tundra:
==> flow/design.v <==
module fpu #(
    parameter DATA_WIDTH = 32,
    parameter INST_WIDTH = 1
)(
    input                   i_clk,
    input                   i_rst_n,
    input  [DATA_WIDTH-1:0] i_data_a,
    input  [DATA_WIDTH-1:0] i_data_b,
    input  [INST_WIDTH-1:0] i_inst,
    input                   i_valid,
    output [DATA_WIDTH-1:0] o_data,
    output                  o_valid
);
    reg [DATA_WIDTH-1:0] o_data_r, o_data_w; 
    reg                  o_valid_r, o_valid_w;
    wire [30:23]          i_expo_a, i_expo_b;
    wire [22:0]           i_frag_a, i_frag_b;
    reg [30:23]           i_expo_sub;
    reg [30:23]           o_expo;
    wire                  i_sign_a, i_sign_b;
    reg [46:0]            i_frag_aa, i_frag_bb;
    reg [23:0]            i_frag_a1, i_frag_b1;
    reg [46:0]            i_frag_af, i_frag_bf;
    reg [47:0]            i_frag_o, i_frag_ma, i_frag_mb;
    reg [22:0]            i_frag_oo;
    assign o_data = o_data_r;   
    assign o_valid = o_valid_r;
    assign i_expo_a = i_data_a[30:23];
    assign i_expo_b = i_data_b[30:23];
    assign i_frag_a = i_data_a[22:0];
    assign i_frag_b = i_data_b[22:0];
    assign i_sign_a = i_data_a[DATA_WIDTH-1];
    assign i_sign_b = i_data_b[DATA_WIDTH-1];
    always @(*) begin
        i_expo_sub = 8'd0;
        o_expo     = 8'd0;
        i_frag_aa  = 47'd0;
        i_frag_bb  = 47'd0;
        i_frag_a1  = 24'd0;
        i_frag_b1  = 24'd0;
        i_frag_af  = 47'd0;
        i_frag_bf  = 47'd0;
        i_frag_o   = 48'd0;
        i_frag_ma  = 48'd0;
        i_frag_mb  = 48'd0;
        i_frag_oo  = 23'd0;
        if (i_valid) begin     
            case (i_inst) 
                1'd0: begin   
                    i_frag_a1 = {1'b1, i_frag_a};
                    i_frag_b1 = {1'b1, i_frag_b};
                    if (i_expo_a > i_expo_b) begin 
                        i_expo_sub = i_expo_a - i_expo_b;
                        i_frag_bf = {i_frag_b1, 23'b0};
                        i_frag_bb = i_frag_bf >> i_expo_sub;
                        i_frag_aa = {i_frag_a1, 23'b0};
                        o_expo = i_expo_a;
                    end
                    else begin
                        i_expo_sub = i_expo_b - i_expo_a;
                        i_frag_af = {i_frag_a1, 23'b0};
                        i_frag_aa = i_frag_af >> i_expo_sub;
                        i_frag_bb = {i_frag_b1, 23'b0};
                        o_expo = i_expo_b;
                    end
                    if (i_sign_a ^ i_sign_b) begin                        
                        if (i_frag_aa > i_frag_bb) begin
                            i_frag_o = i_frag_aa - i_frag_bb;
                            o_data_w[DATA_WIDTH-1] = i_sign_a;
                        end
                        else begin
                            i_frag_o = i_frag_bb - i_frag_aa;
                            o_data_w[DATA_WIDTH-1] = i_sign_b;
                        end
                        if (i_frag_o[46] == 1) begin
                            if (i_frag_o[22] == 1)
                                o_data_w[22:0] = i_frag_o[45:23]+1;
                            else
                                o_data_w[22:0] = i_frag_o[45:23];
                            o_data_w[30:23] = o_expo;
                        end
                        else if (i_frag_o[45] == 1) begin
                            if (i_frag_o[21] == 1)
                                o_data_w[22:0] = i_frag_o[44:22]+1;
                            else
                                o_data_w[22:0] = i_frag_o[44:22];
                            o_data_w[30:23] = o_expo - 1;
                        end
                        else if (i_frag_o[44] == 1) begin
                            if (i_frag_o[20] == 1)
                                o_data_w[22:0] = i_frag_o[43:21]+1;
                            else
                                o_data_w[22:0] = i_frag_o[43:21];
                            o_data_w[30:23] = o_expo - 2;
                        end
                        else if (i_frag_o[43] == 1) begin
                            if (i_frag_o[19] == 1)
                                o_data_w[22:0] = i_frag_o[42:20]+1;
                            else
                                o_data_w[22:0] = i_frag_o[42:20];
                            o_data_w[30:23] = o_expo - 3;
                        end
                        else if (i_frag_o[42] == 1) begin
                            if (i_frag_o[18] == 1)
                                o_data_w[22:0] = i_frag_o[41:19]+1;
                            else
                                o_data_w[22:0] = i_frag_o[41:19];
                            o_data_w[30:23] = o_expo - 4;
                        end
                        else begin
                            o_data_w[22:0] = i_frag_o[39:17];
                            o_data_w[30:23] = o_expo;                               
                        end
                    end
                    else begin
                        i_frag_o = i_frag_aa + i_frag_bb;
                        if (i_frag_o[47] == 1) begin
                            if (i_frag_o[23] == 1)
                                o_data_w[22:0] = i_frag_o[46:24]+1;
                            else
                                o_data_w[22:0] = i_frag_o[46:24];
                            o_data_w[30:23] = o_expo + 1;
                        end
                        else if (i_frag_o[46] == 1) begin
                            if (i_frag_o[22] == 1)
                                o_data_w[22:0] = i_frag_o[45:23] + 1;
                            else
                                o_data_w[22:0] = i_frag_o[45:23];
                            o_data_w[30:23] = o_expo;
                        end
                        else begin
                            o_data_w[22:0] = i_frag_o[44:12];
                            o_data_w[30:23] = o_expo - 1;
                        end
                        o_data_w[DATA_WIDTH-1] = i_sign_a;
                    end
                    o_valid_w = 1;                    
                end
                1'd1: begin
                    o_expo = i_expo_a + i_expo_b - 127;
                    o_data_w[DATA_WIDTH-1] = i_sign_a ^ i_sign_b;
                    i_frag_ma[47:24] = 24'd0;
                    i_frag_ma[23] = 1;
                    i_frag_ma[22:0] = i_frag_a;
                    i_frag_mb[47:24] = 24'd0;
                    i_frag_mb[23] = 1;
                    i_frag_mb[22:0] = i_frag_b;
                    i_frag_o = i_frag_ma * i_frag_mb;
                    if (i_frag_o[22] && i_frag_o[21]) begin
                        i_frag_o[47:23] = i_frag_o[47:23] + 1;
                    end
                    else if (i_frag_o[22] && ~i_frag_o[21]) begin 
                        i_frag_o[20] = |i_frag_o[20:0]? 1 : 0;  
                        if (i_frag_o[20] == 1)
                            i_frag_o[47:23] = i_frag_o[47:23] + 1;
                        else if (i_frag_o[23] == 1)
                            i_frag_o[47:23] = i_frag_o[47:23] + 1;
                    end
                    if (i_frag_o[47] || ~i_frag_o[46]) begin
                        if (i_frag_o[47]) begin
                            i_frag_o = i_frag_o >> 1;
                            o_expo = o_expo + 1;   
                        end  
                        if (i_frag_o[22] && i_frag_o[21]) begin
                            i_frag_o[47:23] = i_frag_o[47:23] + 1;
                        end
                        else if (i_frag_o[22] && ~i_frag_o[21]) begin 
                            i_frag_o[20] = |i_frag_o[20:0]? 1 : 0;  
                            if (i_frag_o[20] == 1)
                                i_frag_o[47:23] = i_frag_o[47:23] + 1;
                            else if (i_frag_o[23] == 1)
                                i_frag_o[47:23] = i_frag_o[47:23] + 1;
                        end
                    end
                    o_data_w[22:0] = i_frag_o[45:23];
                    o_data_w[30:23] = o_expo;
                    o_valid_w = 1;    
                end
                default: begin
                    o_data_w     = 0;
                    o_valid_w    = 1;  
                end  
            endcase
        end else begin
            o_data_w     = 0; 
            o_valid_w    = 0;  
        end
    end
    always @(posedge i_clk or negedge i_rst_n) begin
        if(~i_rst_n) begin    
            o_data_r <= 0;
            o_valid_r <= 0;
        end else begin
            o_data_r <= o_data_w;
            o_valid_r <= o_valid_w;
        end
    end
endmodule
clock: 14.0 ns
lec_check: 0
abc_area: 1
cap_margin: 20
cell_pad_in_sites_detail_placement: 1
core_margin: 6
core_utilization: 62
cts_cluster_diameter: 209
cts_cluster_size: 66
gpl_timing_driven: 1
min_routing_layer: met2
setup_slack_margin: 3.98
slew_margin: 35
tns_end_percent: 65
run.sh (not shown) runs the stock make flow with config.mk's settings and CLKGATE_MAP_FILE=.
For tundra, the flow was terminated by a tool error in detailed placement and produced no final design.
Input-level comparison between fjord and tundra:
==> flow/config.mk <==
export PLATFORM = sky130hd
export DESIGN_NAME = fpu
export DESIGN_NICKNAME = fpu
export VERILOG_FILES = /design/flow/design.v
export SDC_FILE = /design/flow/constraint.sdc
export NUM_CORES = 4
export LEC_CHECK = 0
export CAP_MARGIN = 20
export CORE_MARGIN = 2
export CORE_UTILIZATION = 40
export GPL_ROUTABILITY_DRIVEN = 0
export HOLD_SLACK_MARGIN = -0.07
export MIN_ROUTING_LAYER = met2
export SLEW_MARGIN = 20
[summary]
fjord is listed as incomplete: the tool reported an error in global routing and the run ended there.
Compared with tundra, fjord shows a die outline height that is 51 um higher.
Post-synthesis net count (higher): tundra
fjord — area fraction in full adders, half adders and majority gates 1.1 points higher, tundra as reference
Parity-gate share of the synthesized area counting xor and xnor cells, fjord and tundra: higher on fjord
Inputs modified between fjord and xenon:
-- flow/config.mk --
<<< fjord, line 9
export CORE_MARGIN = 2
export CORE_UTILIZATION = 40
export GPL_ROUTABILITY_DRIVEN = 0
export HOLD_SLACK_MARGIN = -0.07
export MIN_ROUTING_LAYER = met2
export SLEW_MARGIN = 20
>>> xenon, line 9
export CORE_MARGIN = 2
export CORE_UTILIZATION = 59
export SETUP_SLACK_MARGIN = -1.15
export SLEW_MARGIN = 20
export TNS_END_PERCENT = 5
### Flow results
Looking at the logs for fjord and xenon, the single run that did not finish was fjord.
xenon: flow complete, layout not clean; failing: negative setup slack
fjord | ERROR | global routing
Diff fjord -> xenon: number of buffers inserted by post-CTS setup repair has remained practically unchanged, count of pins on the block boundary has remained practically unchanged.
Diff fjord -> xenon: pre-CTS worst setup slack rose 0.34 ns; cell count listed in synth_stat.txt roughly the same; area after synthesis essentially unchanged; total cell area at the placement stage fell 4.8%; detailed placement HPWL lost 2.6%.
As of xenon, width of the chip had fallen by more than 10% compared to fjord.
Taking fjord as the reference, in xenon adder and majority cell fraction of the synthesized area about even; die size fell about 30%.
Inputs modified between xenon and yarrow:
-- flow/config.mk --
<<< xenon, line 9
export CORE_MARGIN = 2
export CORE_UTILIZATION = 59
export SETUP_SLACK_MARGIN = -1.15
export SLEW_MARGIN = 20
export TNS_END_PERCENT = 5
>>> yarrow, line 9
export CORE_MARGIN = 2
export CORE_UTILIZATION = 11
export SLEW_MARGIN = 20
==> flow/constraint.sdc <==
create_clock -name core_clock -period 17.3 [get_ports {i_clk}]
set_input_delay 3.4600 -clock core_clock [delete_from_list [all_inputs] [get_ports {i_clk}]]
set_output_delay 3.4600 -clock core_clock [all_outputs]
set_load 0.01 [all_outputs]
Results
yarrow completed; timing, DRC and antenna clean
Looking at worst hold slack across yarrow and xenon, the one that comes out higher is yarrow.
Re footprint of the flip-flops and latches: no difference whatsoever between xenon and yarrow.
Between yarrow and xenon, the difference in clock buffer and inverter area fraction after layout is negligible.
Looking at total die area, yarrow sits 310000 um2 higher than xenon does.
Looking at final area, yarrow sits 11% above xenon.
Via count delta for yarrow relative to xenon: about 2.3% lower
Sequential share of layout area: yarrow < xenon
On yarrow: number of antenna violations at the first check in global routing is 27 higher than what xenon gave.
> inputs changed (yarrow -> ember)
-- flow/config.mk --
<<< yarrow, line 9
export CORE_MARGIN = 2
export CORE_UTILIZATION = 11
export SLEW_MARGIN = 20
>>> ember, line 9
export CORE_MARGIN = 2
export CORE_UTILIZATION = 59
export SETUP_SLACK_MARGIN = -0.28
export SLEW_MARGIN = 20
export TNS_END_PERCENT = 35
==> flow/constraint.sdc <==
create_clock -name core_clock -period 14.0 [get_ports {i_clk}]
set_input_delay 2.8000 -clock core_clock [delete_from_list [all_inputs] [get_ports {i_clk}]]
set_output_delay 2.8000 -clock core_clock [all_outputs]
set_load 0.01 [all_outputs]
==> comparison <==
- Compared with yarrow, in ember number of detailed-route iterations in the first pass rose 1, number of vias in the routed layout rose 1135, finished layout cell area fell 9.7%.
- When ember is measured against yarrow, its non-clock buffer count turns out 22 higher.
- Higher number of cells in the finished layout apart from fillers among yarrow and ember: yarrow
- Although ember finished all stages, its layout failed final checks on negative setup slack.
Setup changes, ember to pepper
-- flow/config.mk --
<<< ember, line 9
export CORE_MARGIN = 2
export CORE_UTILIZATION = 59
export SETUP_SLACK_MARGIN = -0.28
export SLEW_MARGIN = 20
export TNS_END_PERCENT = 35
>>> pepper, line 9
export CORE_MARGIN = 2
export CORE_UTILIZATION = 40
export SLEW_MARGIN = 20
[summary]
- pepper ran to completion and came out clean on the timing, design-rule and antenna checks.
- Relative to ember, global-route track usage on met1 has gone down in pepper.
- Diff ember -> pepper: chip area in the Yosys report closely matched the old numbers; routed length on met1 increased about 25%.
- Number of flops mapped to enable cells by yosys of pepper is on par with ember.
- Die size: pepper > ember
